<file path="flow/run.sh">
#!/bin/bash
# the make line also repeats each setting of config.mk as NAME=value (left out here)
make -C /OpenROAD-flow-scripts/flow DESIGN_CONFIG=/design/flow/config.mk WORK_HOME=/design/flow/orfs CLKGATE_MAP_FILE= finish
</file>
<file path="flow/config.mk">
export PLATFORM = sky130hd
export DESIGN_NAME = ml_demodulator
export DESIGN_NICKNAME = ml_demodulator
export VERILOG_FILES = /design/flow/design.v
export SDC_FILE = /design/flow/constraint.sdc
export NUM_CORES = 4
export LEC_CHECK = 0
export CAP_MARGIN = 20
export CORE_MARGIN = 2
export CORE_UTILIZATION = 40
export PLACE_DENSITY = 0.6
export SLEW_MARGIN = 20
</file>
<file path="flow/constraint.sdc">
create_clock -name core_clock -period 11.0 [get_ports {i_clk}]
set_input_delay 2.2000 -clock core_clock [delete_from_list [all_inputs] [get_ports {i_clk}]]
set_output_delay 2.2000 -clock core_clock [all_outputs]
set_load 0.01 [all_outputs]
</file>
<file path="flow/design.v">
module rsmul (
    r_r, 
    r_i, 
    s_r, 
    mul_r, 
    mul_i
);
    input signed [5:0] r_r, r_i;
    input [1:0] s_r;
    output signed [8:0] mul_r, mul_i;
    wire signed [2:0] s;
    assign s = {1'b0, s_r};
    assign mul_r = s * r_r;
    assign mul_i = s * r_i;
endmodule
module ml_demodulator(
    i_clk,
    i_reset,
    i_trig,
    i_y_hat,
    i_r,
    i_rd_rdy,
    o_rd_vld,
    o_llr,
    o_hard_bit
);
input i_clk;
input i_reset;
input i_trig;
input [159:0] i_y_hat;
input [319:0] i_r;
input i_rd_rdy;
output o_rd_vld;
output [7:0] o_llr;
output o_hard_bit;
localparam IDLE = 0;
localparam R44_S = 4'd1;
localparam R33_S = 4'd2;
localparam R34_S = 4'd3;
localparam R22_S = 4'd4;
localparam BUF = 3'd1;
localparam CAL_AB = 3'd2;
localparam OUT = 3'd3;
localparam CAL_CD = 3'd4;
localparam CAL_EF = 3'd5;
localparam CAL_GH = 3'd6;
localparam COMPARE = 3'd7;
integer i, j, k, m, n, p, q;
wire       gclk1, gclk2, gclk3; 
wire [1:0] SQRT   = 2'b1_1;  
wire [39:0] r34, r23, r24, r12, r13, r14;
wire [19:0] r44, r33, r22, r11;
wire [39:0] y4, y3, y2, y1;
reg [9:0] r34_r_r, r24_r_r, r14_r_r, r23_r_r, r13_r_r, r12_r_r, r34_i_r, r24_i_r, r14_i_r, r23_i_r, r13_i_r, r12_i_r;
wire [9:0] r34_r_w, r24_r_w, r14_r_w, r23_r_w, r13_r_w, r12_r_w, r34_i_w, r24_i_w, r14_i_w, r23_i_w, r13_i_w, r12_i_w;
reg [9:0] r44_r_r, r33_r_r, r22_r_r, r11_r_r;
wire [9:0] r44_r_w, r33_r_w, r22_r_w, r11_r_w;
reg [7:0] y1_r_r, y2_r_r, y3_r_r, y4_r_r, y1_i_r, y2_i_r, y3_i_r, y4_i_r;
reg [7:0] y1_r_w, y2_r_w, y3_r_w, y4_r_w, y1_i_w, y2_i_w, y3_i_w, y4_i_w;
wire [8:0] rsmul_o_r, rsmul_o_i;
reg [5:0] rsmul_i_r_r, rsmul_i_r_i;
reg [1:0] rsmul_i_s_r;
reg [3:0] rs_state_r, rs_state_w;
reg [1:0] rs_count_r, rs_count_w;
reg [2:0] state_r, state_w;
reg [1:0] count_r, count_w;
reg [12:0] L_tmp_r[0:3];
reg [12:0] L_tmp_w[0:3];
reg [1:0] j2_path_r[0:3];
reg [1:0] j2_path_w[0:3];
reg [1:0] j1_path_r[0:3];
reg [1:0] j1_path_w[0:3];
reg [9:0] y_tmp_r, y_tmp_i;
reg [9:0] rs1r, rs1i, rs2r, rs2i, rs3r, rs3i, rs4r, rs4i;
reg [9:0] rs_other_r, rs_other_i;
reg signed [11:0] a, b;
reg signed [11:0] c, d;
reg signed [11:0] e[0:3];
reg signed [11:0] f[0:3];
reg signed [11:0] g[0:3];
reg signed [11:0] h[0:3];
reg [11:0] cal_tmp_r, cal_tmp_i;
reg [12:0] L_tmp1;
reg [12:0] L_tmp2;
reg [12:0] L_tmp3[0:3];
reg [12:0] L_tmp4[0:3];
reg [1:0] j3_r, j3_w, j4_r, j4_w, j2_r, j2_w, j1_r, j1_w;
reg [12:0] L_min1_r[0:3];
reg [12:0] L_min1_w[0:3];
reg [12:0] min_r;
reg [12:0] min_w;
reg [12:0] min_tmp[0:6];
reg [1:0] trace_r[0:3];
reg [1:0] trace_w[0:3];
reg [1:0] trace_tmp[0:2];
reg [143:0] output_buf_r, output_buf_w;
reg [7:0] buf_count_r, buf_count_w;
reg [7:0] buf_out_r, buf_out_w;
reg       gclk_detect_w, gclk_detect_r;
assign {r44, r34, r24, r14, r33, r23, r13, r22, r12, r11} = i_r;
assign {y4, y3, y2, y1} = i_y_hat;
assign r34_i_w = (i_trig) ? r34[39:30] : r34_i_r;
assign r34_r_w = (i_trig) ? r34[19:10] : r34_r_r;
assign r24_i_w = (i_trig) ? r24[39:30] : r24_i_r;
assign r24_r_w = (i_trig) ? r24[19:10] : r24_r_r;
assign r14_i_w = (i_trig) ? r14[39:30] : r14_i_r;
assign r14_r_w = (i_trig) ? r14[19:10] : r14_r_r;
assign r23_i_w = (i_trig) ? r23[39:32] : r23_i_r;
assign r23_r_w = (i_trig) ? r23[19:10] : r23_r_r;
assign r13_i_w = (i_trig) ? r13[39:30] : r13_i_r;
assign r13_r_w = (i_trig) ? r13[19:10] : r13_r_r;
assign r12_i_w = (i_trig) ? r12[39:30] : r12_i_r;
assign r12_r_w = (i_trig) ? r12[19:10] : r12_r_r;
assign r44_r_w = (i_trig) ? r44[19:10] : r44_r_r;
assign r33_r_w = (i_trig) ? r33[19:10] : r33_r_r;
assign r22_r_w = (i_trig) ? r22[19:10] : r22_r_r;
assign r11_r_w = (i_trig) ? r11[19:10] : r11_r_r;
assign o_llr = {o_hard_bit, 6'b0, 1'b1};
assign o_hard_bit = output_buf_r[buf_out_r];
assign o_rd_vld = i_rd_rdy & (buf_count_r != buf_out_r);
rsmul rsmul0(.r_r(rsmul_i_r_r), .r_i(rsmul_i_r_i), 
            .s_r(rsmul_i_s_r),  
            .mul_r(rsmul_o_r), .mul_i(rsmul_o_i));
always @(*) begin
    rs_state_w = rs_state_r;
    rs_count_w = rs_count_r;
    y4_i_w = y4_i_r;
    y4_r_w = y4_r_r;
    y3_i_w = y3_i_r;
    y3_r_w = y3_r_r;
    y2_i_w = y2_i_r;
    y2_r_w = y2_r_r;
    y1_i_w = y1_i_r;
    y1_r_w = y1_r_r;
    gclk_detect_w = 0;
    case (rs_state_r)
        IDLE: begin
            rsmul_i_r_i = 0;
            rsmul_i_r_r = 0;
            rsmul_i_s_r = 0;
            if (i_trig) begin
                rs_state_w = R44_S;
                y4_i_w = y4[38:33];
                y4_r_w = y4[18:13];
                y3_i_w = y3[38:33];
                y3_r_w = y3[18:13];
                y2_i_w = y2[38:33];
                y2_r_w = y2[18:13];
                y1_i_w = y1[38:33];
                y1_r_w = y1[18:13];
                gclk_detect_w = 1;
            end
            else rs_state_w = IDLE;
        end
        R44_S: begin
            gclk_detect_w = 1;
            rsmul_i_r_r = y4_r_r;
            rsmul_i_r_i = y4_i_r;
            rsmul_i_s_r = SQRT;
            y4_r_w = rsmul_o_r[7:0];
            y4_i_w = rsmul_o_i[7:0];
            rs_state_w = R33_S;
        end
        R33_S: begin
            gclk_detect_w = 1;
            rsmul_i_r_r = y3_r_r;
            rsmul_i_r_i = y3_i_r;
            rsmul_i_s_r = SQRT;
            y3_r_w = rsmul_o_r[7:0];
            y3_i_w = rsmul_o_i[7:0];
            rs_state_w = R34_S;
        end
        R34_S: begin
            gclk_detect_w = 1;
            rsmul_i_r_r = y2_r_r;
            rsmul_i_r_i = y2_i_r;
            rsmul_i_s_r = SQRT;
            y2_r_w = rsmul_o_r[7:0];
            y2_i_w = rsmul_o_i[7:0];
            rs_state_w = R22_S;
        end
        R22_S: begin
            gclk_detect_w = 1;
            rsmul_i_r_r = y1_r_r;
            rsmul_i_r_i = y1_i_r;
            rsmul_i_s_r = SQRT;
            y1_r_w = rsmul_o_r[7:0];
            y1_i_w = rsmul_o_i[7:0];
            rs_state_w = IDLE;
        end
        default: begin
            rs_state_w = rs_state_r;
            rs_count_w = rs_count_r;
            rsmul_i_r_i = 0;
            rsmul_i_r_r = 0;
            rsmul_i_s_r = 0;
        end
    endcase
end
always @(*) begin
    state_w = state_r;
    count_w = count_r;
    for (j = 0; j < 4; j = j + 1) begin
        L_tmp_w[j] = L_tmp_r[j];
        L_min1_w[j] = L_min1_r[j];
        trace_w[j] = trace_r[j];
        j2_path_w[j] = j2_path_r[j];
        j1_path_w[j] = j1_path_r[j];
    end
    j1_w = j1_r;
    j2_w = j2_r;
    j3_w = j3_r;
    j4_w = j4_r;
    min_w = min_r;
    output_buf_w = output_buf_r;
    buf_count_w = buf_count_r;
    rs4i = 0;
    y_tmp_r = 0;
    y_tmp_i = 0;
    rs_other_r = 0;
    rs_other_i = 0;
    rs4r = 0;
    case (state_r)
        IDLE: begin
            if (i_trig) begin
                state_w = BUF;
                count_w = 0;
            end
            else begin
                state_w = IDLE;
            end
        end
        BUF: begin
            if (count_r < 1) begin
                count_w = count_r + 1;
            end
            else begin
                count_w = 0;
                state_w = CAL_AB;
                j1_w = 0;
                j2_w = 0;
                j3_w = 0;
                j4_w = 0;
            end
        end
        CAL_AB: begin
            state_w = CAL_CD;
            y_tmp_r = {y4_r_r, 2'b0};
            y_tmp_i = {y4_i_r, 2'b0};
            rs4r = (r44_r_r ^ {{10{j4_r[0]}}, 1'b1});
            rs4i = (r44_r_r ^ {{10{j4_r[1]}}, 1'b1});
            rs_other_r = 0;
            rs_other_i = 0;
            a = $signed(y_tmp_r) - $signed(rs4r);
            b = $signed(y_tmp_i) - $signed(rs4i);
            if (a < 0) a = ~a;  
            if (b < 0) b = ~b;  
            L_tmp1 = a + b;
            L_tmp_w[0] = L_tmp1; 
            L_tmp_w[1] = L_tmp1; 
            L_tmp_w[2] = L_tmp1; 
            L_tmp_w[3] = L_tmp1; 
        end
        CAL_CD: begin
            state_w = CAL_EF;
            y_tmp_r = {y3_r_r, 2'b0};
            y_tmp_i = {y3_i_r, 2'b0};
            rs4r = (r34_r_r ^ {11{j4_r[0]}}) + (r34_i_r ^ {11{~j4_r[1]}});
            rs4i = (r34_r_r ^ {11{j4_r[1]}}) + (r34_i_r ^ {11{j4_r[0]}});
            cal_tmp_r = $signed(y_tmp_r) - $signed(rs4r);
            cal_tmp_i = $signed(y_tmp_i) - $signed(rs4i);
            for (m = 0; m < 4; m = m + 1) begin
                rs3r = r33_r_r ^ {11{m[0]}};
                rs3i = r33_r_r ^ {11{m[1]}};
                c = $signed(cal_tmp_r) - $signed(rs3r);
                d = $signed(cal_tmp_i) - $signed(rs3i);
                rs2r = 0;
                rs2i = 0;
                if (c < 0) c = ~c;  
                if (d < 0) d = ~d;  
                L_tmp2 = c + d;
                L_tmp_w[m] = L_tmp_r[m] + L_tmp2; 
            end
        end
        CAL_EF: begin
            j2_w = j2_r + 1;
            y_tmp_r = {y2_r_r, 2'b10};
            y_tmp_i = {y2_i_r, 2'b10};
            rs2r = r22_r_r ^ {11{j2_r[0]}};
            rs2i = r22_r_r ^ {11{j2_r[1]}};
            rs4r = (r24_r_r ^ {11{j4_r[0]}}) + (r24_i_r ^ {11{~j4_r[1]}});
            rs4i = (r24_r_r ^ {11{j4_r[1]}}) + (r24_i_r ^ {11{j4_r[0]}});
            cal_tmp_r = $signed(y_tmp_r) - $signed(rs4r) - $signed(rs2r);
            cal_tmp_i = $signed(y_tmp_i) - $signed(rs4i) - $signed(rs2i);
            for (m = 0; m < 4; m = m + 1) begin  
                rs3r = {r23_r_r ^ {{9{m[0]}}, 2'b0}} + {r23_i_r[7:0] ^ {9{~m[1]}}, 2'b00} ;
                rs3i = {r23_r_r[9:1] ^ {10{m[1]}}, 1'b0} + {r23_i_r[7:1] ^ {8{m[0]}}, 3'b0};
                e[m] = $signed(cal_tmp_r) - $signed(rs3r);
                f[m] = $signed(cal_tmp_i) - $signed(rs3i);
                if (e[m] < 0) e[m] = ~e[m];  
                if (f[m] < 0) f[m] = ~f[m];  
                L_tmp3[m] = e[m] + f[m];
                if (L_tmp3[m] <= L_min1_r[m] || j2_r == 2'b0) begin
                    L_min1_w[m] = L_tmp3[m];
                    j2_path_w[m] = j2_r;
                end
            end
            if (j2_r == 2'b11) begin
                state_w = CAL_GH;
            end
        end
        CAL_GH: begin
            if (count_r == 0 && j1_r == 0) begin
                L_tmp_w[0] = L_tmp_r[0] + L_min1_r[0];
                L_tmp_w[1] = L_tmp_r[1] + L_min1_r[1];
                L_tmp_w[2] = L_tmp_r[2] + L_min1_r[2];
                L_tmp_w[3] = L_tmp_r[3] + L_min1_r[3];
            end
            y_tmp_r = {y1_r_r, 2'b0};
            y_tmp_i = {y1_i_r, 2'b0};
            rs1r = r11_r_r ^ {11{j1_r[0]}};
            rs1i = r11_r_r ^ {11{j1_r[1]}};
            rs4r = (r14_r_r ^ {11{j4_r[0]}}) + (r14_i_r ^ {11{~j4_r[1]}});
            rs4i = (r14_r_r ^ {11{j4_r[1]}}) + (r14_i_r ^ {11{j4_r[0]}});
            cal_tmp_r = $signed(y_tmp_r) - $signed(rs4r) - $signed(rs1r);
            cal_tmp_i = $signed(y_tmp_i) - $signed(rs4i) - $signed(rs1i);
            if (count_r == 0) begin
                count_w = count_r + 1;
                for (m = 0; m < 2; m = m + 1) begin  
                    rs3r = (r13_r_r ^ {11{m[0]}}) + (r13_i_r ^ {11{~m[1]}});
                    rs3i = (r13_r_r ^ {11{m[1]}}) + (r13_i_r ^ {11{m[0]}});
                    rs2r = (r12_r_r ^ {11{j2_path_r[m][0]}}) + (r12_i_r ^ {11{~j2_path_r[m][1]}});
                    rs2i = (r12_r_r ^ {11{j2_path_r[m][1]}}) + (r12_i_r ^ {11{j2_path_r[m][0]}});
                    g[m] = $signed(cal_tmp_r) - $signed(rs2r) - $signed(rs3r);
                    h[m] = $signed(cal_tmp_i) - $signed(rs2i) - $signed(rs3i);
                    if (g[m] < 0) g[m] = ~g[m];  
                    if (h[m] < 0) h[m] = ~h[m];  
                    L_tmp4[m] = g[m] + h[m];
                    if (L_tmp4[m] <= L_min1_r[m] || j1_r == 2'b0) begin
                        L_min1_w[m] = L_tmp4[m];
                        j1_path_w[m] = j1_r;
                    end
                end
            end
            else begin
                count_w = 0;
                j1_w = j1_r + 1;
                for (m = 2; m < 4; m = m + 1) begin  
                    rs3r = (r13_r_r ^ {11{m[0]}}) + (r13_i_r ^ {11{~m[1]}});
                    rs3i = (r13_r_r ^ {11{m[1]}}) + (r13_i_r ^ {11{m[0]}});
                    rs2r = (r12_r_r ^ {11{j2_path_r[m][0]}}) + (r12_i_r ^ {11{~j2_path_r[m][1]}});
                    rs2i = (r12_r_r ^ {11{j2_path_r[m][1]}}) + (r12_i_r ^ {11{j2_path_r[m][0]}});
                    g[m] = $signed(cal_tmp_r) - $signed(rs2r) - $signed(rs3r);
                    h[m] = $signed(cal_tmp_i) - $signed(rs2i) - $signed(rs3i);
                    if (g[m] < 0) g[m] = ~g[m];  
                    if (h[m] < 0) h[m] = ~h[m];  
                    L_tmp4[m] = g[m] + h[m];
                    if (L_tmp4[m] <= L_min1_r[m] || j1_r == 2'b0) begin
                        L_min1_w[m] = L_tmp4[m];
                        j1_path_w[m] = j1_r;
                    end
                end
            end
            if (j1_r == 2'b11 && count_r[0] == 1'b1) begin
                state_w = COMPARE;
            end
        end
        COMPARE: begin
            j4_w = j4_r + 1;
            min_tmp[0] = L_tmp_r[0] + L_min1_r[0];
            min_tmp[1] = L_tmp_r[1] + L_min1_r[1];
            min_tmp[2] = L_tmp_r[2] + L_min1_r[2];
            min_tmp[3] = L_tmp_r[3] + L_min1_r[3];
            if (min_tmp[0] > min_tmp[1]) begin
                min_tmp[4] = min_tmp[1];
                trace_tmp[0] = 1;
            end
            else begin
                min_tmp[4] = min_tmp[0];
                trace_tmp[0] = 0;
            end
            if (min_tmp[2] > min_tmp[3]) begin
                min_tmp[5] = min_tmp[3];
                trace_tmp[1] = 3;
            end
            else begin
                min_tmp[5] = min_tmp[2];
                trace_tmp[1] = 2;
            end
            if (min_tmp[4] > min_tmp[5]) begin
                min_tmp[6] = min_tmp[5];
                trace_tmp[2] = trace_tmp[1];
            end
            else begin
                min_tmp[6] = min_tmp[4];
                trace_tmp[2] = trace_tmp[0];
            end
            if ((min_tmp[6] < min_r) || j4_r == 2'b0) begin
                min_w = min_tmp[6];
                trace_w[0] = j1_path_w[trace_tmp[2]];
                trace_w[1] = j2_path_r[trace_tmp[2]];
                trace_w[2] = trace_tmp[2];
                trace_w[3] = j4_r;
            end
            if (j4_r == 2'b11) begin
                state_w = OUT;
            end
            else begin
                state_w = CAL_AB;
            end
        end
        OUT: begin
            output_buf_w[buf_count_r] = trace_r[0][0];
            output_buf_w[buf_count_r + 1] = trace_r[0][1];
            output_buf_w[buf_count_r + 2] = trace_r[1][0];
            output_buf_w[buf_count_r + 3] = trace_r[1][1];
            output_buf_w[buf_count_r + 4] = trace_r[2][0];
            output_buf_w[buf_count_r + 5] = trace_r[2][1];
            output_buf_w[buf_count_r + 6] = trace_r[3][0];
            output_buf_w[buf_count_r + 7] = trace_r[3][1];
            if (buf_count_r != 8'd136) buf_count_w = buf_count_r + 8;
            else buf_count_w = 0;
            state_w = IDLE;
        end
        default: state_w = IDLE;
    endcase
end
always @(*) begin
    buf_out_w = buf_out_r;
    if (i_rd_rdy) begin
        if (o_rd_vld) begin
            if (buf_out_r == 8'd143) buf_out_w = 8'd0;
            else buf_out_w = buf_out_r + 1;
        end
    end
end
always @(posedge i_clk or posedge i_reset) begin
    if (i_reset) begin
        for (j = 0; j < 4; j = j + 1) begin
            L_tmp_r[j] <= 0;
            L_min1_r[j] <= 13'b1_1111_1111_1111;
            trace_r[j] <= 0;
            j2_path_r[j] <= 0;
            j1_path_r[j] <= 0;
        end
        r34_i_r <= 0;
        r34_r_r <= 0;
        r24_i_r <= 0;
        r24_r_r <= 0;
        r14_i_r <= 0;
        r14_r_r <= 0;
        r23_i_r <= 0;
        r23_r_r <= 0;
        r13_i_r <= 0;
        r13_r_r <= 0;
        r12_i_r <= 0;
        r12_r_r <= 0;
        r44_r_r <= 0;
        r33_r_r <= 0;
        r22_r_r <= 0;
        r11_r_r <= 0;
        y4_i_r <=  0;
        y4_r_r <=  0;
        y3_i_r <=  0;
        y3_r_r <=  0;
        y2_i_r <=  0;
        y2_r_r <=  0;
        y1_i_r <=  0;
        y1_r_r <=  0;
        rs_state_r <= IDLE;
        rs_count_r <= 0;
        state_r <= IDLE;
        count_r <= 0;
        j1_r <= 0;
        j2_r <= 0;
        j3_r <= 0;
        j4_r <= 0;
        min_r <= 0;
        output_buf_r <= 0;
        buf_count_r <= 0;
        buf_out_r <= 0;
        gclk_detect_r <= 0;
    end
    else begin
        for (j = 0; j < 4; j = j + 1) begin
            L_tmp_r[j] <= L_tmp_w[j];
            L_min1_r[j] <= L_min1_w[j];
            trace_r[j] <= trace_w[j];
            j2_path_r[j] <= j2_path_w[j];
            j1_path_r[j] <= j1_path_w[j];
        end
        r34_i_r <= r34_i_w;
        r34_r_r <= r34_r_w;
        r24_i_r <= r24_i_w;
        r24_r_r <= r24_r_w;
        r14_i_r <= r14_i_w;
        r14_r_r <= r14_r_w;
        r23_i_r <= r23_i_w;
        r23_r_r <= r23_r_w;
        r13_i_r <= r13_i_w;
        r13_r_r <= r13_r_w;
        r12_i_r <= r12_i_w;
        r12_r_r <= r12_r_w;
        r44_r_r <= r44_r_w;
        r33_r_r <= r33_r_w;
        r22_r_r <= r22_r_w;
        r11_r_r <= r11_r_w;
        y4_i_r <=  y4_i_w;
        y4_r_r <=  y4_r_w;
        y3_i_r <=  y3_i_w;
        y3_r_r <=  y3_r_w;
        y2_i_r <=  y2_i_w;
        y2_r_r <=  y2_r_w;
        y1_i_r <=  y1_i_w;
        y1_r_r <=  y1_r_w;
        rs_state_r <= rs_state_w;
        rs_count_r <= rs_count_w;
        state_r <= state_w;
        count_r <= count_w;
        j1_r <= j1_w;
        j2_r <= j2_w;
        j3_r <= j3_w;
        j4_r <= j4_w;
        min_r <= min_w;
        output_buf_r <= output_buf_w;
        buf_count_r <= buf_count_w;
        buf_out_r <= buf_out_w;
        gclk_detect_r <= gclk_detect_w;
    end
end
endmodule
</file>
==> results of run 1 <==
[what timing repair did]
item	in CTS	in global routing
buffers inserted	0	0
resized	0	17
setup endpoints to repair	0	54
[metrics by stage]
step / instances / cell area [um^2] / setup slack [ns]
2_1_floorplan: 7071 / 63600 / 0.719
3_3_place_gp: 9244 / 68400 / 0.414
3_5_place_dp: 9244 / 68400 / 0.268
4_1_cts: 9375 / 70900 / 0.235
5_1_grt: 9375 / 71000 / 0.00773
6_report: 9377 / 71000 / 0.530
[layer usage]
metal  global-route usage [%]  part of all wire, %  wire, um
met5                        0                    0         0
met4                     8.06                  3.5      6850
met3                     2.76                  5.4     10700
met2                     38.8                   45     89100
met1                     33.1                   46     89900
[area by class of cell]
type / instances / area share, %
inverter: 745 / 3.95
timing repair buffer: 339 / 4.46
sequential: 541 / 19.2
clock inverter: 32 / 0.515
tap: 2072 / 3.65
multi-input combinational: 5547 / 65.3
antenna: 2 / 0.00705
clock buffer: 99 / 2.89
==> metrics.yaml, run 1 <==
critical_path:
  endpoint: "j2_path_r[1][1]"
  cp_slowest_stage_delay_ns: 0.62
  r2r-start: "j4_r[0]"
  critPathMaxFanout: 15
  crit_type: "register to register"
  worst_ep_required_time_ns: 11.57
  cp_common_cell: "ha_1"
  endpoint_kind: "register"
  path_depth: 44
  r2r_end: "j2_path_r[1][1]"
  critPathSlowestCell: "dfrtp_4"
  crit_arrival_ns: 11.04
  regToRegSetupSlack_ns: 0.53
  worstRegToRegCells: 44
  crit_start: "j4_r[0]"
  crit_buf_inv: 5
  cp_top_family: "AND-OR/OR-AND gates"
  cp-start-kind: "register"
detailed_routing:
  wl_per_cell_um: 21.0
  drc: 0
  drt_iter0_drc: 3364
  firstDrtPassIters: 6
  vias_per_cell: 5.41
  drt-total-wl_mm: 197
  vias: 50700
  antenna_left: 0
worst_hold_path:
  hp-start: "state_r[2]"
  whs_path_depth: 0
  hold_end: "state_r[1]"
  hp-class: "register to register"
synth:
  yosys_cells: 7066
  yosys.area_share.simple_pct: 8.98
  ys_sh_mux_pct: 7.10
  yosys_warnings: 19
  syn_area_per_cell_um2: 9.00
  top_cells_by_count: "ha_1 (871), xnor2_1 (793), inv_1 (740)"
  synth_top_cell_by_area: "dfrtp_1"
  async_reset_ff_share_pct: 100
  logic_family: "adder cells"
  flop_cell: "dfrtp_1"
  synth_flops: 541
  netlist_area_mm2: 0.0636
  synth.distinct_cells: 91
  synth-edff-count: 0
  synthTopCellsByArea: "dfrtp_1 (19%), ha_1 (17%), xnor2_1 (11%)"
  ys_sh_xor_pct: 16.7
  compound_area_share_pct: 15.7
  top_cell: "ha_1"
  ys_seq_share_pct: 21.4
  adder_share_pct: 24.1
  syn_inst: 7066
  yosys_area_mm2: 0.0636
  top_area_share_pct: 19.2
run_status:
  outcome: "no timing/DRC/antenna violations"
sta:
  max_freq_mhz: 95.5
  setup_viol_count_final: 0
  fin_crit_sh_pct: 95.2
  skew_ns: 0.0510
  fin_crit_ns: 10.47
  finalSetupTns_ns: 0
  grt_setup_unrepaired: "no"
  finalHoldViolations: 0
  slew_viol_final: 0
  hold_slack_ns: 0.469
  tightest_slew_ns: 1.20
  slew_headroom_pct: 20.0
die:
  die_area_mm2: 0.162
  core_area_mm2: 0.158
  row_count: 146
  ioPinCount: 494
  fp_util_pct: 40.2
  die_x_um: 403
  fp.dieH_um: 403
final_layout:
  area_delta_synth_final_pct: 11.6
  utilization_pct: 44.9
  register_area_mm2: 0.0136
  nets: 8821
  fillers: 15400
  comb_area_mm2: 0.0464
global_route:
  grt_pass1_vias: 50600
  grt_max_degree: 155
  antenna_found_initial: 3
  grt_pass1_wl_mm: 300
  grt_overflow: 0
  track_usage_pct: 23.9
cts:
  cts.sinks: 541
  cts_tree: "yes"
  holdBufCountCts: 0
  cts_htree_levels: 3
  clk_latency_ns: 0.69
  clockBufferDepth: 3
  cts_buffers: 72
  clk_pin_slew_worst_paths_ns: 0.06
  cts-root-buf: "clkbuf_16"
job:
  drv_cap: 0
  openroad.warnings: 400
placement:
  place.gp.congestion: 0.964
  post-dp-hpwl_mm: 162
  io_buffers: 212
==> inputs of run 2 (changes only) <==
Clock period 11.0 ns to 11.1 ns, I/O delays scaled along.
==> run 2 against run 1 <==
Compared with the run above:
- critical endpoint is now j2_path_r[3][1]
- clock-buffer cell count up 3
- design area barely moved
- fmax hardly changed
- setup slack better by 0.10 ns
- non-clock buffer count fell by 12
- global-route usage grew 0.076 points
- via count is essentially flat
- synthesized cell count unchanged
- synthesized area unchanged
- still clean on timing, DRC and antenna
- first-iteration DRC count is 7.6% higher
==> metrics.yaml, run 2 <==
synth:
  compound_area_share_pct: 15.7  # unchanged
  yosys_cells: 7066  # unchanged
  ys_seq_share_pct: 21.4  # unchanged
  logic_family: "adder cells"
  adder_share_pct: 24.1  # unchanged
  flop_cell: "dfrtp_1"
  synth_top_cell_by_area: "dfrtp_1"
  top_cells_by_count: "ha_1 (871), xnor2_1 (793), inv_1 (740)"
  netlist_area_mm2: 0.0636  # unchanged
  ys_sh_mux_pct: 7.10  # unchanged
  yosys_area_mm2: 0.0636  # unchanged
  synth.distinct_cells: 91  # unchanged
  synthTopCellsByArea: "dfrtp_1 (19%), ha_1 (17%), xnor2_1 (11%)"
  top_cell: "ha_1"
  synth-edff-count: 0  # unchanged
  ys_sh_xor_pct: 16.7  # unchanged
  synth_flops: 541  # unchanged
  top_area_share_pct: 19.2  # unchanged
  syn_area_per_cell_um2: 9.00  # unchanged
  yosys.area_share.simple_pct: 8.98  # unchanged
  async_reset_ff_share_pct: 100  # unchanged
  yosys_warnings: 19  # unchanged
  syn_inst: 7066  # unchanged
critical_path:
  r2r_end: "j2_path_r[3][1]"
  crit_type: "register to register"
  endpoint: "j2_path_r[3][1]"
  worstRegToRegCells: 36  # -18%
  worst_ep_required_time_ns: 11.65  # +0.08 ns
  crit_arrival_ns: 11.02  # -0.02 ns
  cp_common_cell: "ha_1"
  crit_buf_inv: 4  # -1
  cp-start-kind: "register"
  endpoint_kind: "register"
  critPathSlowestCell: "dfrtp_4"
  crit_start: "j4_r[0]"
  cp_top_family: "AND-OR/OR-AND gates"
  r2r-start: "j4_r[0]"
  regToRegSetupSlack_ns: 0.63  # +0.10 ns
  cp_slowest_stage_delay_ns: 0.62  # about the same
  critPathMaxFanout: 35  # +20
  path_depth: 36  # -18%
die:
  die_area_mm2: 0.162  # unchanged
  fp_util_pct: 40.2  # unchanged
  row_count: 146  # unchanged
  ioPinCount: 494  # unchanged
  die_x_um: 403  # unchanged
  core_area_mm2: 0.158  # unchanged
  fp.dieH_um: 403  # unchanged
global_route:
  track_usage_pct: 24.0  # +0.076 points
  grt_overflow: 0  # unchanged
  grt_pass1_vias: 50200  # -0.79%
  grt_max_degree: 154  # -0.65%
  antenna_found_initial: 2  # -1
  grt_pass1_wl_mm: 301  # +0.15%
sta:
  slew_headroom_pct: 32.1  # +12 points
  fin_crit_sh_pct: 94.3  # -0.86 points
  fin_crit_ns: 10.47  # -0.0000780 ns
  slew_viol_final: 0  # unchanged
  finalHoldViolations: 0  # unchanged
  max_freq_mhz: 95.5  # about the same
  skew_ns: 0.0348  # -0.0162 ns
  setup_viol_count_final: 0  # unchanged
  postLayoutSetupSlackWorst_ns: 0.630  # +0.100 ns
  tightest_slew_ns: 1.02  # -0.177 ns
run_status:
  outcome: "no timing/DRC/antenna violations"
cts:
  cts_buffers: 72  # unchanged
  clk_latency_ns: 0.68  # about the same
  clk_pin_slew_worst_paths_ns: 0.06  # about the same
  cts-root-buf: "clkbuf_16"
  cts_tree: "yes"
  clockBufferDepth: 3  # unchanged
  cts.sinks: 541  # unchanged
  cts_htree_levels: 3  # unchanged
final_layout:
  fin_area_mm2: 0.0710  # about the same
  nets: 8809  # -0.14%
  comb_area_mm2: 0.0464  # about the same
  fillers: 15300  # -0.66%
  register_area_mm2: 0.0136  # unchanged
  area_delta_synth_final_pct: 11.6  # about the same
job:
  openroad.warnings: 397  # -0.75%
  drv_cap: 0  # unchanged
worst_hold_path:
  hp-class: "register to register"
  hp-start: "state_r[2]"
  whs_path_depth: 0  # unchanged
  hold_end: "state_r[1]"
detailed_routing:
  wl_per_cell_um: 21.1  # +0.78%
  drc: 0  # unchanged
  firstDrtPassIters: 5  # -1
  vias_per_cell: 5.42  # +0.20%
  drt_iter0_drc: 3620  # +7.6%
  vias: 50800  # +0.018%
  drt-total-wl_mm: 198  # +0.60%
  antenna_left: 0  # unchanged
placement:
  io_buffers: 212  # unchanged
  place_area_mm2: 0.0683  # -0.23%
  place.gp.congestion: 0.962  # -0.21%
  post-dp-hpwl_mm: 162  # about the same
  dp_slack_ns: 0.153  # -0.115 ns
[run 2: per-layer routing]
layer | vias to the layer above | part of all wire, % | wire [um] | track usage, %
li1 | 24500 | - | - | -
met1 | 24700 | 45 | 89400 | 32.9
met2 | 1308 | 45 | 89900 | 38.8
met3 | 256 | 5.7 | 11200 | 3.21
met4 | 4 | 3.6 | 7090 | 8.19
met5 | - | 0.013 | 25 | 0
[run 2: final cells by class]
type	instances	area share [%]
well taps	2072	3.65
inverters	745	3.95
clock buffers	102	3.03
clock inverters	25	0.526
flip-flops and latches	541	19.2
diodes	1	0.00353
multi-input cells	5547	65.4
repair buffers	327	4.27
[run 2: through the flow]
stage	std cells	TNS [ns]	util [%]	hold slack [ns]
2_1_floorplan	7071	0	-	0.352
3_3_place_gp	9229	0	43.2	0.457
3_5_place_dp	9229	0	43.2	0.440
4_1_cts	9356	0	44.8	0.450
5_1_grt	9359	-0.0174	44.8	0.483
6_report	9360	0	44.9	0.446
[run 2: what timing repair did]
action,CTS,global route
hold buffers,0,0
setup buffers,0,3
gates resized,0,17
setup endpoints to repair,0,67
==> inputs of run 3 (changes only) <==
Settings changed: CAP_MARGIN 20 to 0, CORE_UTILIZATION 40 to 71, CTS_CLUSTER_DIAMETER from default to 29, CTS_CLUSTER_SIZE from default to 34, SETUP_SLACK_MARGIN from default to 1.66, TNS_END_PERCENT from default to 5.
Clock period 11.1 ns to 5.7 ns, I/O delays scaled along.
==> run 3 against run 2 <==
Compared with the run above:
- the run now fails in clock tree synthesis (4_1_cts)
- die area shrank 43%
- synthesized cell count is the same
- synthesized area is the same
==> metrics.yaml, run 3 <==
run_status:
  outcome: "did not finish"
  failing_step: "clock tree synthesis (4_1_cts)"
  stop_error: "[ERROR DPL-0033] detailed placement checks failed during check placement."
die:
  fp.dieH_um: 303  # -25%
  die_x_um: 303  # -25%
  row_count: 109  # -25%
  ioPinCount: 494  # unchanged
  die_area_mm2: 0.0920  # -43%
  fp_util_pct: 71.9  # +32 points
  core_area_mm2: 0.0885  # -44%
synth:
  synth_flops: 541  # unchanged
  netlist_area_mm2: 0.0636  # unchanged
  async_reset_ff_share_pct: 100  # unchanged
  synth_top_cell_by_area: "dfrtp_1"
  ys_sh_mux_pct: 7.10  # unchanged
  flop_cell: "dfrtp_1"
  adder_share_pct: 24.1  # unchanged
  top_cells_by_count: "ha_1 (871), xnor2_1 (793), inv_1 (740)"
  ys_seq_share_pct: 21.4  # unchanged
  yosys.area_share.simple_pct: 8.98  # unchanged
  top_area_share_pct: 19.2  # unchanged
  compound_area_share_pct: 15.7  # unchanged
  yosys_warnings: 19  # unchanged
  synth.distinct_cells: 91  # unchanged
  ys_sh_xor_pct: 16.7  # unchanged
  yosys_area_mm2: 0.0636  # unchanged
  top_cell: "ha_1"
  yosys_cells: 7066  # unchanged
  synthTopCellsByArea: "dfrtp_1 (19%), ha_1 (17%), xnor2_1 (11%)"
  synth-edff-count: 0  # unchanged
  logic_family: "adder cells"
  syn_area_per_cell_um2: 9.00  # unchanged
  syn_inst: 7066  # unchanged
placement:
  place_area_mm2: 0.0803  # +18%
  dp.cells: 10000  # +8.5%
  post-dp-hpwl_mm: 199  # +23%
  place.gp.congestion: 1.09  # +13%
  io_buffers: 212  # unchanged
  dp_slack_ns: -4.48  # -4.63 ns
-- run 3: stage by stage --
step	TNS [ns]
floorplan	-1718.33
global placement	-391.07
detailed placement	-468.06
==> inputs of run 4 (changes only) <==
Settings changed: CAP_MARGIN 0 to 20, CORE_UTILIZATION 71 to 69, CTS_CLUSTER_DIAMETER 29 to default, CTS_CLUSTER_SIZE 34 to 43, PLACE_DENSITY 0.6 to default, SETUP_SLACK_MARGIN 1.66 to 2.14, TNS_END_PERCENT 5 to default.
Clock period 5.7 ns to 8.24 ns, I/O delays scaled along.
==> run 4 against run 3 <==
Compared with the run above:
- the flow stops in global routing (5_1_grt)
- die area up 2.9%
- synthesized cell count is the same
- synthesized area unchanged
==> metrics.yaml, run 4 <==
cts:
  holdBufCountCts: 0
  cts_htree_levels: 2
  cts-root-buf: "clkbuf_16"
  cts.sinks: 541
  cts_buffers: 61
  clockBufferDepth: 3
synth:
  ys_sh_xor_pct: 16.7  # unchanged
  synthTopCellsByArea: "dfrtp_1 (19%), ha_1 (17%), xnor2_1 (11%)"
  syn_inst: 7066  # unchanged
  ys_seq_share_pct: 21.4  # unchanged
  syn_area_per_cell_um2: 9.00  # unchanged
  compound_area_share_pct: 15.7  # unchanged
  async_reset_ff_share_pct: 100  # unchanged
  top_cells_by_count: "ha_1 (871), xnor2_1 (793), inv_1 (740)"
  yosys.area_share.simple_pct: 8.98  # unchanged
  synth.distinct_cells: 91  # unchanged
  netlist_area_mm2: 0.0636  # unchanged
  adder_share_pct: 24.1  # unchanged
  yosys_area_mm2: 0.0636  # unchanged
  yosys_warnings: 19  # unchanged
  top_cell: "ha_1"
  synth-edff-count: 0  # unchanged
  yosys_cells: 7066  # unchanged
  top_area_share_pct: 19.2  # unchanged
  flop_cell: "dfrtp_1"
  synth_flops: 541  # unchanged
  ys_sh_mux_pct: 7.10  # unchanged
  synth_top_cell_by_area: "dfrtp_1"
  logic_family: "adder cells"
placement:
  post-dp-hpwl_mm: 172  # -14%
  place.gp.congestion: 1.02  # -6.3%
  place_area_mm2: 0.0749  # -6.7%
  io_buffers: 212  # unchanged
  dp.cells: 9311  # -7.0%
run_status:
  outcome: "did not finish"
  failing_step: "global routing (5_1_grt)"
die:
  fp.dieH_um: 308  # +1.4%
  die_x_um: 308  # +1.4%
  ioPinCount: 494  # unchanged
  core_area_mm2: 0.0915  # +3.4%
  fp_util_pct: 69.5  # -2.4 points
  die_area_mm2: 0.0946  # +2.9%
  row_count: 111  # +1.8%
## run 4: what timing repair did
item                                   CTS
endpoints found under the hold margin    0
gates cloned                             2
setup buffers                          137
setup endpoints to repair              140
pin swaps                              339
gates resized                          588
## run 4: through the flow
stage	setup slack [ns]	setup TNS, ns
2_1_floorplan	-0.818	-397.07
3_3_place_gp	-1.70	-98.80
3_5_place_dp	-1.99	-127.01
4_1_cts	-1.05	-64.90
==> inputs of run 5 (changes only) <==
Settings changed: CORE_UTILIZATION 69 to 72, CTS_CLUSTER_SIZE 43 to 35, SETUP_SLACK_MARGIN 2.14 to 1.31.
Clock period 8.24 ns to 4.57 ns, I/O delays scaled along.
==> run 5 against run 4 <==
Compared with the run above:
- die area is 4.1% lower
- synthesized cell count unchanged
- the run fails in clock tree synthesis (4_1_cts)
- synthesized area unchanged
==> metrics.yaml, run 5 <==
run_status:
  outcome: "did not finish"
  failing_step: "clock tree synthesis (4_1_cts)"
  stop_error: "[ERROR DPL-0033] detailed placement checks failed during check placement."
synth:
  syn_area_per_cell_um2: 9.00  # unchanged
  synth-edff-count: 0  # unchanged
  adder_share_pct: 24.1  # unchanged
  yosys.area_share.simple_pct: 8.98  # unchanged
  yosys_area_mm2: 0.0636  # unchanged
  compound_area_share_pct: 15.7  # unchanged
  synth_flops: 541  # unchanged
  logic_family: "adder cells"
  top_cell: "ha_1"
  netlist_area_mm2: 0.0636  # unchanged
  yosys_cells: 7066  # unchanged
  ys_sh_xor_pct: 16.7  # unchanged
  top_area_share_pct: 19.2  # unchanged
  top_cells_by_count: "ha_1 (871), xnor2_1 (793), inv_1 (740)"
  ys_seq_share_pct: 21.4  # unchanged
  async_reset_ff_share_pct: 100  # unchanged
  syn_inst: 7066  # unchanged
  synth_top_cell_by_area: "dfrtp_1"
  synthTopCellsByArea: "dfrtp_1 (19%), ha_1 (17%), xnor2_1 (11%)"
  synth.distinct_cells: 91  # unchanged
  ys_sh_mux_pct: 7.10  # unchanged
  yosys_warnings: 19  # unchanged
  flop_cell: "dfrtp_1"
die:
  die_area_mm2: 0.0907  # -4.1%
  fp_util_pct: 72.3  # +2.8 points
  core_area_mm2: 0.0880  # -3.9%
  die_x_um: 301  # -2.1%
  ioPinCount: 494  # unchanged
  row_count: 109  # -1.8%
  fp.dieH_um: 301  # -2.1%
placement:
  post-dp-hpwl_mm: 204  # +18%
  io_buffers: 212  # unchanged
  place_area_mm2: 0.0808  # +7.9%
  place.gp.congestion: 1.08  # +6.1%
run 5: per-stage QoR:
stage	setup TNS, ns	std cells	worst slack (ns)
3_5_place_dp	-628.72	10100	-5.43
3_3_place_gp	-550.40	10100	-4.70
2_1_floorplan	-2362.76	7071	-4.49
==> inputs of run 6 (changes only) <==
Settings changed: CORE_UTILIZATION 72 to 69, CTS_CLUSTER_DIAMETER from default to 95, CTS_CLUSTER_SIZE 35 to default, HOLD_SLACK_MARGIN from default to -0.09, MAX_ROUTING_LAYER from default to met4, PLACE_DENSITY from default to 0.6, SETUP_SLACK_MARGIN 1.31 to -0.59.
Clock period 4.57 ns to 8.9 ns, I/O delays scaled along.
==> run 6 against run 5 <==
Compared with the run above:
- the layout now fails its checks (capacitance limit, slew limit, setup timing)
- synthesized area did not move
- synthesized cell count did not move
- die area rose by 4.3%
==> metrics.yaml, run 6 <==
critical_path:
  cp_common_cell: "buf_4"
  critPathMaxFanout: 12
  worst_ep_required_time_ns: 9.49
  crit_start: "j4_r[0]"
  critPathSlowestCell: "dfrtp_4"
  cp_top_family: "AND-OR/OR-AND gates"
  path_depth: 46
  cp_slowest_stage_delay_ns: 0.54
  endpoint: "L_min1_r[1][9]"
  crit_type: "register to register"
  r2r_end: "L_min1_r[1][9]"
  r2r-start: "j4_r[0]"
  cp-start-kind: "register"
  worstRegToRegCells: 46
  regToRegSetupSlack_ns: -2.19
  crit_arrival_ns: 11.68
  crit_buf_inv: 12
  endpoint_kind: "register"
worst_hold_path:
  whs_path_depth: 2
  hp-start: "output_buf_r[76]"
  hold_end: "output_buf_r[76]"
  hp-class: "register to register"
die:
  die_x_um: 308  # +2.1%
  ioPinCount: 494  # unchanged
  fp_util_pct: 69.5  # -2.8 points
  fp.dieH_um: 308  # +2.1%
  row_count: 111  # +1.8%
  core_area_mm2: 0.0915  # +4.0%
  die_area_mm2: 0.0946  # +4.3%
synth:
  top_cells_by_count: "ha_1 (871), xnor2_1 (793), inv_1 (740)"
  flop_cell: "dfrtp_1"
  yosys_warnings: 19  # unchanged
  async_reset_ff_share_pct: 100  # unchanged
  yosys_area_mm2: 0.0636  # unchanged
  netlist_area_mm2: 0.0636  # unchanged
  syn_area_per_cell_um2: 9.00  # unchanged
  logic_family: "adder cells"
  top_cell: "ha_1"
  ys_seq_share_pct: 21.4  # unchanged
  compound_area_share_pct: 15.7  # unchanged
  synth-edff-count: 0  # unchanged
  synth_top_cell_by_area: "dfrtp_1"
  adder_share_pct: 24.1  # unchanged
  yosys_cells: 7066  # unchanged
  synthTopCellsByArea: "dfrtp_1 (19%), ha_1 (17%), xnor2_1 (11%)"
  yosys.area_share.simple_pct: 8.98  # unchanged
  ys_sh_mux_pct: 7.10  # unchanged
  syn_inst: 7066  # unchanged
  top_area_share_pct: 19.2  # unchanged
  synth_flops: 541  # unchanged
  ys_sh_xor_pct: 16.7  # unchanged
  synth.distinct_cells: 91  # unchanged
cts:
  cts-root-buf: "clkbuf_16"
  clk_pin_slew_worst_paths_ns: 0.06
  clockBufferDepth: 3
  cts_htree_levels: 3
  cts.sinks: 541
  clk_latency_ns: 0.74
  holdBufCountCts: 0
  cts_tree: "yes"
  cts_buffers: 66
final_layout:
  comb_area_mm2: 0.0481
  area_delta_synth_final_pct: 21.9
  register_area_mm2: 0.0136
  utilization_pct: 84.7
  layoutNonFillerInstCount: 9273
  nets: 9596
  fin_area_mm2: 0.0775
  fillers: 5029
job:
  openroad.warnings: 400
  drv_cap: 1
sta:
  max_freq_mhz: 90.1
  setup_viol_count_final: 68
  grt_setup_unrepaired: "yes"
  skew_ns: 0.0788
  fin_crit_ns: 11.09
  tightest_slew_ns: 1.60
  fin_crit_sh_pct: 125
  slew_headroom_pct: -7.06
  finalHoldViolations: 0
  postLayoutSetupSlackWorst_ns: -2.19
  slew_viol_final: 3
  finalSetupTns_ns: -128.82
global_route:
  grt_max_degree: 197
  track_usage_pct: 48.0
  grt_pass1_wl_mm: 339
  grt_pass1_vias: 59300
  grt_overflow: 0
  antenna_found_initial: 9
detailed_routing:
  vias_per_cell: 6.67
  firstDrtPassIters: 31
  antenna_left: 0
  vias: 61800
  drc: 0
  drt_iter0_drc: 8622
  drt-total-wl_mm: 248
  wl_per_cell_um: 26.7
placement:
  place_area_mm2: 0.0729  # -9.8%
  dp.cells: 9090  # -9.7%
  place.gp.congestion: 1.03  # -4.2%
  io_buffers: 212  # unchanged
  post-dp-hpwl_mm: 169  # -17%
run_status:
  so.violations: "capacitance limit, slew limit, setup timing"
  outcome: "complete, but fails checks"
## run 6: layout make-up
class	instances	area share (%)
clock inverter	25	0.466
clock buffer	95	2.49
sequential	541	17.6
tap	1186	1.91
multi-input combinational	5547	62.1
inverter	745	3.62
antenna	14	0.0452
timing repair buffer	1120	11.8
## run 6: per-stage QoR
stage	setup slack (ns)	hold WS [ns]
after global placement	-0.954	0.456
after detailed placement	-1.37	0.466
after global routing	-2.10	0.505
final	-2.19	0.491
after CTS	-0.745	0.483
after floorplan	-0.669	0.352
## run 6: routing by layer
| metal | vias to the layer above | routed length, um | GRT usage, % |
|---|---|---|---|
| li1 | 26100 | - | - |
| met1 | 29000 | 86300 | 57.8 |
| met2 | 4801 | 103000 | 72.9 |
| met3 | 1894 | 33600 | 10.9 |
| met4 | 0 | 24500 | 30.4 |
| met5 | - | 0 | - |
## run 6: repair_timing
| item | in CTS | in global routing |
|---|---|---|
| gates resized | 173 | 207 |
| setup buffers | 37 | 31 |
| pin swaps | 85 | 111 |
| endpoints found under the setup margin | 67 | 68 |
==> inputs of run 7 (changes only) <==
Settings changed: CORE_UTILIZATION 69 to 58, CTS_CLUSTER_DIAMETER 95 to default, HOLD_SLACK_MARGIN -0.09 to default, MAX_ROUTING_LAYER met4 to default, SETUP_SLACK_MARGIN -0.59 to default.
==> run 7 against run 6 <==
Compared with the run above:
- the layout fails its checks (setup timing)
- clock-buffer cell count unchanged
- fmax grew 17%
- via count down 11%
- critical endpoint is now L_min1_r[3][4]
- setup slack improved by 1.6 ns
- register-to-register slack improved by 1.6 ns
- die area grew 19%
- critical path type unchanged
- highest routed layer is now met5
==> metrics.yaml, run 7 <==
run_status:
  outcome: "complete, but fails checks"
  so.violations: "setup timing"
detailed_routing:
  drc: 0  # unchanged
  drt-total-wl_mm: 206  # -17%
  drt_iter0_drc: 4254  # -51%
  vias_per_cell: 5.79  # -13%
  antenna_left: 0  # unchanged
  firstDrtPassIters: 5  # -84%
  vias: 55000  # -11%
  wl_per_cell_um: 21.7  # -19%
placement:
  io_buffers: 212  # unchanged
  place.gp.congestion: 1.00  # -3.0%
  place_area_mm2: 0.0733  # +0.52%
  dp.cells: 9255  # +1.8%
  post-dp-hpwl_mm: 166  # -1.6%
synth:
  yosys_warnings: 19  # unchanged
  yosys_area_mm2: 0.0636  # unchanged
  ys_seq_share_pct: 21.4  # unchanged
  synth.distinct_cells: 91  # unchanged
  logic_family: "adder cells"
  top_area_share_pct: 19.2  # unchanged
  compound_area_share_pct: 15.7  # unchanged
  syn_area_per_cell_um2: 9.00  # unchanged
  yosys.area_share.simple_pct: 8.98  # unchanged
  ys_sh_xor_pct: 16.7  # unchanged
  async_reset_ff_share_pct: 100  # unchanged
  top_cell: "ha_1"
  flop_cell: "dfrtp_1"
  netlist_area_mm2: 0.0636  # unchanged
  synth_flops: 541  # unchanged
  synthTopCellsByArea: "dfrtp_1 (19%), ha_1 (17%), xnor2_1 (11%)"
  top_cells_by_count: "ha_1 (871), xnor2_1 (793), inv_1 (740)"
  adder_share_pct: 24.1  # unchanged
  yosys_cells: 7066  # unchanged
  syn_inst: 7066  # unchanged
  synth_top_cell_by_area: "dfrtp_1"
  ys_sh_mux_pct: 7.10  # unchanged
  synth-edff-count: 0  # unchanged
critical_path:
  r2r-start: "j4_r[0]"
  crit_buf_inv: 11  # -1
  cp_slowest_stage_delay_ns: 0.54  # about the same
  critPathMaxFanout: 8  # -4
  crit_arrival_ns: 10.09  # -1.59 ns
  endpoint: "L_min1_r[3][4]"
  worstRegToRegCells: 49  # +6.5%
  regToRegSetupSlack_ns: -0.60  # +1.60 ns
  cp_common_cell: "buf_4"
  r2r_end: "L_min1_r[3][4]"
  crit_type: "register to register"
  path_depth: 49  # +6.5%
  worst_ep_required_time_ns: 9.49  # about the same
  endpoint_kind: "register"
  cp-start-kind: "register"
  cp_top_family: "adder cells"
  critPathSlowestCell: "fa_1"
  crit_start: "j4_r[0]"
cts:
  holdBufCountCts: 0  # unchanged
  cts-root-buf: "clkbuf_16"
  cts_buffers: 68  # +3.0%
  clockBufferDepth: 3  # unchanged
  clk_latency_ns: 0.67  # -0.07 ns
  clk_pin_slew_worst_paths_ns: 0.06  # about the same
  cts.sinks: 541  # unchanged
  cts_htree_levels: 3  # unchanged
  cts_tree: "yes"
global_route:
  grt_pass1_vias: 54100  # -8.8%
  grt_overflow: 0  # unchanged
  grt_pass1_wl_mm: 312  # -8.1%
  grt_max_degree: 146  # -26%
  track_usage_pct: 35.9  # -12 points
  antenna_found_initial: 6  # -3
sta:
  setup_viol_count_final: 67  # -1.5%
  skew_ns: 0.0465  # -0.0323 ns
  finalHoldViolations: 0  # unchanged
  grt_setup_unrepaired: "yes"
  postLayoutSetupSlackWorst_ns: -0.597  # +1.60 ns
  fin_crit_ns: 9.50  # -1.60 ns
  tightest_slew_ns: 1.04  # -0.560 ns
  slew_headroom_pct: 30.2  # +37 points
  max_freq_mhz: 105  # +17%
  slew_viol_final: 0  # -3
  fin_crit_sh_pct: 107  # -18 points
final_layout:
  utilization_pct: 72.8  # -12 points
  area_delta_synth_final_pct: 24.5
  fin_area_mm2: 0.0792  # +2.1%
  layoutNonFillerInstCount: 9499  # +2.4%
  nets: 9605  # +0.094%
job:
  openroad.warnings: 402  # +0.50%
  drv_cap: 0  # -1
die:
  die_area_mm2: 0.112  # +19%
  fp_util_pct: 58.4  # -11 points
  core_area_mm2: 0.109  # +19%
  ioPinCount: 494  # unchanged
  die_x_um: 335  # +9.0%
  row_count: 121  # +9.0%
  fp.dieH_um: 335  # +9.0%
worst_hold_path:
  hold_end: "output_buf_r[99]"
  whs_path_depth: 2  # unchanged
  hp-start: "output_buf_r[99]"
  hp-class: "register to register"
-- run 7: what timing repair did --
item / 4_1_cts / 5_1_grt
pin swaps: 245 / 180
endpoints found under the setup margin: 67 / 107
setup buffers: 79 / 43
cloned: 2 / 0
gates resized: 273 / 207
-- run 7: per-stage QoR --
stage	setup WS (ns)	hold WS [ns]	TNS [ns]
final	-0.597	0.472	-30.07
after global routing	-0.908	0.495	-55.97
after CTS	-0.279	0.477	-10.07
after detailed placement	-0.864	0.461	-47.63
after global placement	-0.720	0.445	-38.36
after floorplan	-0.194	0.352	-94.86
-- run 7: routing by layer --
| layer | vias up | part of all wire [%] | global-route usage, % |
|---|---|---|---|
| met5 | - | 0.014 | 0 |
| met4 | 4 | 4.7 | 15.0 |
| met3 | 413 | 6.8 | 5.59 |
| met2 | 1703 | 45 | 56.8 |
| met1 | 26800 | 44 | 48.9 |
| li1 | 26000 | - | - |
-- run 7: layout make-up --
cell class,instances,area (um^2)
antenna,1,2.50
timing repair buffer,1127,9430
tap,1414,1770
sequential,541,13600
multi-input combinational,5547,49200
inverter,745,2810
fill,8298,29600
clock inverter,29,490
clock buffer,95,1930
==> inputs of run 8 (changes only) <==
Settings changed: CORE_MARGIN 2 to 6, CORE_UTILIZATION 58 to 40, PLACE_DENSITY 0.6 to default, SETUP_SLACK_MARGIN from default to 2.14, SLEW_MARGIN 20 to 0.
Clock period 8.9 ns to 8.51 ns, I/O delays scaled along.
==> run 8 against run 7 <==
Compared with the run above:
- the layout still fails its checks (setup timing)
- setup slack got worse by 0.15 ns
- die area increased by 50%
- synthesized cell count unchanged
- design area increased by 7.0%
- sequential cell count unchanged
- critical endpoint is now L_min1_r[2][2]
==> metrics.yaml, run 8 <==
run_status:
  outcome: "complete, but fails checks"
  so.violations: "setup timing"
synth:
  syn_area_per_cell_um2: 9.00  # unchanged
  logic_family: "adder cells"
  yosys_cells: 7066  # unchanged
  synthTopCellsByArea: "dfrtp_1 (19%), ha_1 (17%), xnor2_1 (11%)"
  flop_cell: "dfrtp_1"
  async_reset_ff_share_pct: 100  # unchanged
  top_area_share_pct: 19.2  # unchanged
  compound_area_share_pct: 15.7  # unchanged
  yosys_warnings: 19  # unchanged
  synth.distinct_cells: 91  # unchanged
  synth-edff-count: 0  # unchanged
  synth_top_cell_by_area: "dfrtp_1"
  adder_share_pct: 24.1  # unchanged
  ys_sh_xor_pct: 16.7  # unchanged
  top_cells_by_count: "ha_1 (871), xnor2_1 (793), inv_1 (740)"
  top_cell: "ha_1"
  ys_sh_mux_pct: 7.10  # unchanged
  yosys.area_share.simple_pct: 8.98  # unchanged
  synth_flops: 541  # unchanged
  ys_seq_share_pct: 21.4  # unchanged
  netlist_area_mm2: 0.0636  # unchanged
  syn_inst: 7066  # unchanged
  yosys_area_mm2: 0.0636  # unchanged
global_route:
  grt_overflow: 0  # unchanged
  grt_pass1_wl_mm: 322  # +3.5%
  grt_pass1_vias: 55600  # +2.8%
  antenna_found_initial: 6  # unchanged
  track_usage_pct: 24.4  # -12 points
  grt_max_degree: 154  # +5.5%
cts:
  cts_tree: "yes"
  clk_latency_ns: 0.70  # +0.03 ns
  clk_pin_slew_worst_paths_ns: 0.06  # about the same
  cts.sinks: 541  # unchanged
  clockBufferDepth: 3  # unchanged
  holdBufCountCts: 0  # unchanged
  cts_htree_levels: 3  # unchanged
  cts_buffers: 70  # +2.9%
  cts-root-buf: "clkbuf_16"
placement:
  io_buffers: 212  # unchanged
  place.gp.congestion: 0.949  # -5.4%
  post-dp-hpwl_mm: 171  # +3.0%
die:
  row_count: 145  # +20%
  fp_util_pct: 40.5  # -18 points
  ioPinCount: 494  # unchanged
  die_x_um: 411  # +23%
  die_area_mm2: 0.169  # +50%
  core_area_mm2: 0.157  # +44%
  fp.dieH_um: 411  # +23%
detailed_routing:
  drt_iter0_drc: 3654  # -14%
  antenna_left: 0  # unchanged
  wl_per_cell_um: 20.5  # -5.4%
  drt-total-wl_mm: 215  # +4.4%
  drc: 0  # unchanged
  vias: 55400  # +0.72%
  vias_per_cell: 5.28  # -8.7%
  firstDrtPassIters: 6  # +1
worst_hold_path:
  hp-class: "register to register"
  hold_end: "output_buf_r[93]"
  whs_path_depth: 2  # unchanged
  hp-start: "output_buf_r[93]"
final_layout:
  nets: 9932  # +3.4%
  area_delta_synth_final_pct: 33.2
  register_area_mm2: 0.0136  # unchanged
  fillers: 13900  # +67%
  comb_area_mm2: 0.0511  # +3.9%
  utilization_pct: 54.0  # -19 points
critical_path:
  cp_common_cell: "buf_4"
  cp_slowest_stage_delay_ns: 0.58  # +0.04 ns
  crit_arrival_ns: 9.84  # -0.25 ns
  critPathMaxFanout: 5  # -3
  endpoint: "L_min1_r[2][2]"
  worstRegToRegCells: 49  # unchanged
  crit_start: "j4_r[0]"
  cp-start-kind: "register"
  critPathSlowestCell: "fa_1"
  r2r_end: "L_min1_r[2][2]"
  crit_type: "register to register"
  worst_ep_required_time_ns: 9.09  # -0.40 ns
  endpoint_kind: "register"
  crit_buf_inv: 16  # +5
  cp_top_family: "adder cells"
  r2r-start: "j4_r[0]"
  regToRegSetupSlack_ns: -0.75  # -0.15 ns
  path_depth: 49  # unchanged
job:
  drv_cap: 0  # unchanged
  openroad.warnings: 406  # +1.0%
sta:
  grt_setup_unrepaired: "yes"
  finalHoldViolations: 0  # unchanged
  setup_viol_count_final: 67  # unchanged
  max_freq_mhz: 108  # +2.6%
  postLayoutSetupSlackWorst_ns: -0.749  # -0.151 ns
  fin_crit_sh_pct: 109  # +2.1 points
  tightest_slew_ns: 1.13  # +0.0934 ns
  slew_viol_final: 0  # unchanged
  skew_ns: 0.0391  # -0.00738 ns
  fin_crit_ns: 9.26  # -0.239 ns
  hold_slack_ns: 0.476  # +0.00405 ns
  slew_headroom_pct: 23.9  # -6.3 points
-- run 8: what timing repair did --
action / in CTS / in global routing
pin swaps: 338 / 273
setup buffers: 133 / 103
resized: 518 / 440
cloned: 4 / 2
endpoints found under the setup margin: 140 / 140
-- run 8: through the flow --
stage / instances / area (um^2) / TNS, ns / worst slack, ns
floorplan: 7071 / 64100 / -273.79 / -0.548
global placement: 10100 / 75400 / -63.88 / -1.01
global route: 10500 / 84700 / -66.16 / -1.07
finish: 10500 / 84700 / -42.23 / -0.749
CTS: 10400 / 81500 / -32.71 / -0.608
detailed placement: 10100 / 75400 / -74.28 / -1.22
-- run 8: area by class of cell --
class / count / share of cell area, %
tap: 2058 / 3.04
clock buffer: 104 / 2.42
timing repair buffer: 1452 / 14.5
multi-input combinational: 5547 / 60.3
clock inverter: 26 / 0.359
inverter: 745 / 3.31
antenna: 6 / 0.0177
sequential: 541 / 16.1
-- run 8: routing by layer --
| metal | vias up | track usage (%) | wire (um) |
|---|---|---|---|
| met2 | 1438 | 39.7 | 98700 |
| li1 | 26800 | - | - |
| met3 | 331 | 3.04 | 12300 |
| met4 | 2 | 9.19 | 9370 |
| met1 | 26800 | 33.2 | 94900 |
| met5 | - | 0 | 9 |
==> inputs of run 9 (changes only) <==
Settings changed: CORE_MARGIN 6 to 2, CORE_UTILIZATION 40 to 66, CTS_CLUSTER_DIAMETER from default to 90, MAX_ROUTING_LAYER from default to met4, PLACE_DENSITY from default to 0.6, SETUP_SLACK_MARGIN 2.14 to default, SLEW_MARGIN 0 to 20.
Clock period 8.51 ns to 8.89 ns, I/O delays scaled along.
==> run 9 against run 8 <==
Compared with the run above:
- sequential cell count unchanged
- clock-buffer cell count down 17
- the layout still fails its checks (setup timing)
- setup slack worse by 0.38 ns
- clock skew up 0.027 ns
- critical path depth down 6
- synthesized cell count unchanged
- global-route usage up 19 points
- synthesized area unchanged
- highest routed layer is now met4
- cell count down 11%
==> metrics.yaml, run 9 <==
run_status:
  outcome: "complete, but fails checks"
  so.violations: "setup timing"
cts:
  clockBufferDepth: 3  # unchanged
  holdBufCountCts: 0  # unchanged
  cts.sinks: 541  # unchanged
  cts_tree: "yes"
  clk_pin_slew_worst_paths_ns: 0.06  # about the same
detailed_routing:
  vias: 58900  # +6.4%
  drc: 0  # unchanged
  drt-total-wl_mm: 226  # +5.1%
  vias_per_cell: 6.32  # +20%
critical_path:
  path_depth: 43  # -12%
  crit_arrival_ns: 10.60  # +0.76 ns
  endpoint: "j1_path_r[1][1]"
  worst_ep_required_time_ns: 9.47  # +0.38 ns
  r2r_end: "j1_path_r[1][1]"
  worstRegToRegCells: 43  # -12%
  cp_common_cell: "a21oi_2"
  critPathMaxFanout: 7  # +2
  critPathSlowestCell: "dfrtp_4"
  regToRegSetupSlack_ns: -1.13  # -0.38 ns
  cp_slowest_stage_delay_ns: 0.59  # about the same
  cp-start-kind: "register"
  crit_type: "register to register"
  crit_buf_inv: 9  # -7
  endpoint_kind: "register"
synth:
  syn_area_per_cell_um2: 9.00  # unchanged
  syn_inst: 7066  # unchanged
  async_reset_ff_share_pct: 100  # unchanged
  synth-edff-count: 0  # unchanged
  synth_top_cell_by_area: "dfrtp_1"
  ys_seq_share_pct: 21.4  # unchanged
  ys_sh_xor_pct: 16.7  # unchanged
  adder_share_pct: 24.1  # unchanged
  yosys_cells: 7066  # unchanged
  ys_sh_mux_pct: 7.10  # unchanged
  yosys_warnings: 19  # unchanged
  synth.distinct_cells: 91  # unchanged
sta:
  fin_crit_ns: 10.02  # +0.759 ns
  setup_viol_count_final: 72  # +7.5%
  skew_ns: 0.0657  # +0.0265 ns
  tightest_slew_ns: 1.09  # -0.0381 ns
  postLayoutSetupSlackWorst_ns: -1.13  # -0.379 ns
  grt_setup_unrepaired: "yes"
  slew_viol_final: 0  # unchanged
  slew_headroom_pct: 26.7  # +2.8 points
final_layout:
  utilization_pct: 83.5  # +30 points
  nets: 9566  # -3.7%
  fillers: 5580  # -60%
job:
  openroad.warnings: 402  # -0.99%
die:
  ioPinCount: 494  # unchanged
  die_x_um: 314  # -23%
  fp.dieH_um: 314  # -23%
  die_area_mm2: 0.0989  # -41%
placement:
  io_buffers: 212  # unchanged
  post-dp-hpwl_mm: 164  # -4.3%
  dp_slack_ns: -0.905  # +0.315 ns
worst_hold_path:
  hp-class: "register to register"
  hold_end: "output_buf_r[107]"
global_route:
  grt_pass1_wl_mm: 323  # +0.20%
  grt_pass1_vias: 57100  # +2.8%
  track_usage_pct: 43.5  # +19 points
  antenna_found_initial: 8  # +2
  grt_max_degree: 162  # +5.2%
  grt_overflow: 0  # unchanged
## run 9: metrics by stage
| stage | instance area, um^2 | cells | hold WS (ns) | setup TNS [ns] |
|---|---|---|---|---|
| floorplan | 64200 | 7071 | 0.352 | -98.79 |
| global placement | 72600 | 9047 | 0.455 | -38.75 |
| detailed placement | 72600 | 9047 | 0.466 | -45.64 |
| CTS | 77100 | 9243 | 0.480 | -12.06 |
| global route | 79600 | 9316 | 0.497 | -73.81 |
| finish | 79600 | 9316 | 0.481 | -55.69 |
## run 9: cell type report
class / instances / area, um^2 / share of cell area [%]
Clock buffer: 87 / 1840 / 2.31
Antenna cell: 9 / 22.5 / 0.0283
Inverter: 745 / 2820 / 3.55
Timing Repair Buffer: 1089 / 9190 / 11.5
Clock inverter: 32 / 440 / 0.553
Sequential cell: 541 / 13600 / 17.1
Tap cell: 1265 / 1580 / 1.99
Multi-Input combinational cell: 5548 / 50100 / 62.9
## run 9: timing repair
action                                  CTS  global route
pin swaps                               235           224
endpoints found under the hold margin     0             0
endpoints found under the setup margin   69           109
cloned                                    0             1
setup buffers                            81            65
resized                                 303           323
## run 9: per-layer routing
layer | up-vias | global-route usage [%] | routed length [um]
met5 | - | - | 0
met4 | 0 | 22.3 | 16100
met3 | 1017 | 7.73 | 22300
met2 | 3380 | 67.7 | 102000
met1 | 28500 | 54.5 | 86000
li1 | 26000 | - | -
